==> build 6: inputs <==
==> flow/design.v <==
module TMDS_Encoder (
    input  wire       PixelClk,
    output reg  [9:0] pDataOutRaw,    
    input  wire [7:0] pDataOut,       
    input  wire       pC0,
    input  wire       pC1,
    input  wire       pVde
);
localparam [9:0] kCtlTkn0 = 10'b1101010100;
localparam [9:0] kCtlTkn1 = 10'b0010101011;
localparam [9:0] kCtlTkn2 = 10'b0101010100;
localparam [9:0] kCtlTkn3 = 10'b1010101011;
function [3:0] sum_bits8;
    input [7:0] u;
    integer i;
    begin
        sum_bits8 = 4'd0;
        for (i = 0; i < 8; i = i + 1)
            sum_bits8 = sum_bits8 + {3'b000, u[i]};
    end
endfunction
reg  [7:0] pDataOut_1;
reg  [3:0] n1d_1;
reg        pC0_1, pC1_1, pVde_1;
reg  [8:0] q_m_2;
reg  [3:0] n1q_m_2, n0q_m_2;
reg        pC0_2, pC1_2, pVde_2;
reg  signed [4:0] cnt_t_3;
wire [8:0] q_m_xor_1, q_m_xnor_1, q_m_1;
wire [3:0] n1q_m_1;
always @(posedge PixelClk) begin
    pVde_1     <= pVde;
    n1d_1      <= sum_bits8(pDataOut);
    pDataOut_1 <= pDataOut;
    pC0_1      <= pC0;
    pC1_1      <= pC1;
end
assign q_m_xor_1[0]  = pDataOut_1[0];
assign q_m_xnor_1[0] = pDataOut_1[0];
genvar gi;
generate
    for (gi = 1; gi < 8; gi = gi + 1) begin : encode
        assign q_m_xor_1[gi]  = q_m_xor_1[gi-1] ^ pDataOut_1[gi];
        assign q_m_xnor_1[gi] = ~(q_m_xnor_1[gi-1] ^ pDataOut_1[gi]);
    end
endgenerate
assign q_m_xor_1[8]  = 1'b1;
assign q_m_xnor_1[8] = 1'b0;
assign q_m_1 = (n1d_1 > 4'd4 || (n1d_1 == 4'd4 && pDataOut_1[0] == 1'b0)) ?
               q_m_xnor_1 : q_m_xor_1;
assign n1q_m_1 = sum_bits8(q_m_1[7:0]);
always @(posedge PixelClk) begin
    n1q_m_2 <= n1q_m_1;
    n0q_m_2 <= 4'd8 - n1q_m_1;
    q_m_2   <= q_m_1;
    pC0_2   <= pC0_1;
    pC1_2   <= pC1_1;
    pVde_2  <= pVde_1;
end
wire cond_balanced_2     = (cnt_t_3 == 5'sd0) || (n1q_m_2 == 4'd4);
wire cond_not_balanced_2 = (cnt_t_3 > 5'sd0 && n1q_m_2 > 4'd4) ||
                           (cnt_t_3 < 5'sd0 && n1q_m_2 < 4'd4);
wire [9:0] control_token_2 = (!pC1_2 && !pC0_2) ? kCtlTkn0 :
                             (!pC1_2 &&  pC0_2) ? kCtlTkn1 :
                             ( pC1_2 && !pC0_2) ? kCtlTkn2 :
                                                  kCtlTkn3;
wire [9:0] q_out_2 =
    !pVde_2                            ? control_token_2 :
    (cond_balanced_2 && !q_m_2[8])     ? {~q_m_2[8], q_m_2[8], ~q_m_2[7:0]} :
    (cond_balanced_2 &&  q_m_2[8])     ? {~q_m_2[8], q_m_2[8],  q_m_2[7:0]} :
    cond_not_balanced_2                ? {1'b1,      q_m_2[8], ~q_m_2[7:0]} :
                                         {1'b0,      q_m_2[8],  q_m_2[7:0]};
wire signed [4:0] dc_bias_2 = $signed({1'b0, n0q_m_2}) - $signed({1'b0, n1q_m_2});
wire signed [4:0] cnt_t_2 =
    !pVde_2                        ? 5'sd0 :
    (cond_balanced_2 && !q_m_2[8]) ? cnt_t_3 + dc_bias_2 :
    (cond_balanced_2 &&  q_m_2[8]) ? cnt_t_3 - dc_bias_2 :
    cond_not_balanced_2            ? cnt_t_3 + $signed({3'b000,  q_m_2[8], 1'b0}) + dc_bias_2 :
                                     cnt_t_3 - $signed({3'b000, ~q_m_2[8], 1'b0}) - dc_bias_2;
always @(posedge PixelClk) begin
    cnt_t_3     <= cnt_t_2;
    pDataOutRaw <= q_out_2;    
end
endmodule
module rgb2dvi (
    input  wire        PixelClk,
    input  wire [23:0] vid_pData,
    input  wire        vid_pVDE,
    input  wire        vid_pHSync,
    input  wire        vid_pVSync,
    output wire [9:0]  pDataOutRaw0,    
    output wire [9:0]  pDataOutRaw1,    
    output wire [9:0]  pDataOutRaw2     
);
TMDS_Encoder DataEncoder0 (
    .PixelClk(PixelClk), .pDataOutRaw(pDataOutRaw0),
    .pDataOut(vid_pData[15:8]), .pC0(vid_pHSync), .pC1(vid_pVSync), .pVde(vid_pVDE));
TMDS_Encoder DataEncoder1 (
    .PixelClk(PixelClk), .pDataOutRaw(pDataOutRaw1),
    .pDataOut(vid_pData[7:0]), .pC0(1'b0), .pC1(1'b0), .pVde(vid_pVDE));
TMDS_Encoder DataEncoder2 (
    .PixelClk(PixelClk), .pDataOutRaw(pDataOutRaw2),
    .pDataOut(vid_pData[23:16]), .pC0(1'b0), .pC1(1'b0), .pVde(vid_pVDE));
endmodule
==> flow/run.sh <==
#!/bin/bash
# the make line also repeats each setting of config.mk as NAME=value (left out here)
make -C /OpenROAD-flow-scripts/flow DESIGN_CONFIG=/design/flow/config.mk WORK_HOME=/design/flow/orfs CLKGATE_MAP_FILE= finish
==> flow/config.mk <==
export PLATFORM = sky130hd
export DESIGN_NAME = rgb2dvi
export DESIGN_NICKNAME = rgb2dvi
export VERILOG_FILES = /design/flow/design.v
export SDC_FILE = /design/flow/constraint.sdc
export NUM_CORES = 4
export LEC_CHECK = 0
export CAP_MARGIN = 40
export CELL_PAD_IN_SITES_GLOBAL_PLACEMENT = 0
export CORE_ASPECT_RATIO = 0.91
export CORE_MARGIN = 2
export CORE_UTILIZATION = 72
export CTS_CLUSTER_DIAMETER = 204
export GPL_ROUTABILITY_DRIVEN = 1
export PLACE_DENSITY_LB_ADDON = 0.28
export SETUP_SLACK_MARGIN = -0.22
export SLEW_MARGIN = 35
==> flow/constraint.sdc <==
create_clock -name core_clock -period 3.42 [get_ports {PixelClk}]
set_input_delay 0.6840 -clock core_clock [delete_from_list [all_inputs] [get_ports {PixelClk}]]
set_output_delay 0.6840 -clock core_clock [all_outputs]
set_load 0.01 [all_outputs]
==> inputs of build 35, as changes to build 6 <==
- ABC_AREA: unset -> 1
- CAP_MARGIN: 40 -> 20
- CELL_PAD_IN_SITES_GLOBAL_PLACEMENT: 0 -> unset
- CORE_ASPECT_RATIO: 0.91 -> unset
- CORE_UTILIZATION: 72 -> 40
- CTS_CLUSTER_DIAMETER: 204 -> unset
- GPL_ROUTABILITY_DRIVEN: 1 -> unset
- HOLD_SLACK_MARGIN: unset -> 0.02
- PLACE_DENSITY_LB_ADDON: 0.28 -> unset
- SETUP_SLACK_MARGIN: -0.22 -> unset
- SLEW_MARGIN: 35 -> 20
==> flow/constraint.sdc (replaced) <==
create_clock -name core_clock -period 4.0 [get_ports {PixelClk}]
set_input_delay 0.8000 -clock core_clock [delete_from_list [all_inputs] [get_ports {PixelClk}]]
set_output_delay 0.8000 -clock core_clock [all_outputs]
set_load 0.01 [all_outputs]
==> inputs of build 68, as changes to build 6 <==
- ABC_AREA: unset -> 1
- CAP_MARGIN: 40 -> 20
- CELL_PAD_IN_SITES_GLOBAL_PLACEMENT: 0 -> unset
- CORE_ASPECT_RATIO: 0.91 -> unset
- CTS_CLUSTER_DIAMETER: 204 -> unset
- GPL_ROUTABILITY_DRIVEN: 1 -> unset
- PLACE_DENSITY_LB_ADDON: 0.28 -> unset
- SETUP_SLACK_MARGIN: -0.22 -> unset
- SLEW_MARGIN: 35 -> 20
==> flow/constraint.sdc (replaced) <==
create_clock -name core_clock -period 4.05 [get_ports {PixelClk}]
set_input_delay 0.8100 -clock core_clock [delete_from_list [all_inputs] [get_ports {PixelClk}]]
set_output_delay 0.8100 -clock core_clock [all_outputs]
set_load 0.01 [all_outputs]
==> inputs of trial 32, as changes to build 6 <==
- CAP_MARGIN: 40 -> 20
- CELL_PAD_IN_SITES_GLOBAL_PLACEMENT: 0 -> unset
- CORE_ASPECT_RATIO: 0.91 -> unset
- CORE_UTILIZATION: 72 -> 64
- CTS_CLUSTER_DIAMETER: 204 -> unset
- GPL_ROUTABILITY_DRIVEN: 1 -> unset
- PLACE_DENSITY_LB_ADDON: 0.28 -> unset
- SETUP_SLACK_MARGIN: -0.22 -> unset
- SLEW_MARGIN: 35 -> 20
==> flow/constraint.sdc (replaced) <==
create_clock -name core_clock -period 2.11 [get_ports {PixelClk}]
set_input_delay 0.4220 -clock core_clock [delete_from_list [all_inputs] [get_ports {PixelClk}]]
set_output_delay 0.4220 -clock core_clock [all_outputs]
set_load 0.01 [all_outputs]
==> comparison <==
Clock-buffer cell count: build 35 > build 68 > build 6. Of build 35 and build 68, build 68 has the higher non-clock buffer count (gap 3). In build 68 the register-to-register slack is lower than in build 35, by 600 ps. Between build 35 and build 68, the lower final cell count is in build 68 (gap about 10%, measured against build 68). Flip-flop count is the same in build 6 and build 68. Build 35 produced a clean layout. Trial 32 failed in global routing (5_1_grt) (ODB-0269). Build 6 finished but failed the layout checks on setup timing. Build 68 produced a layout that fails on setup timing.
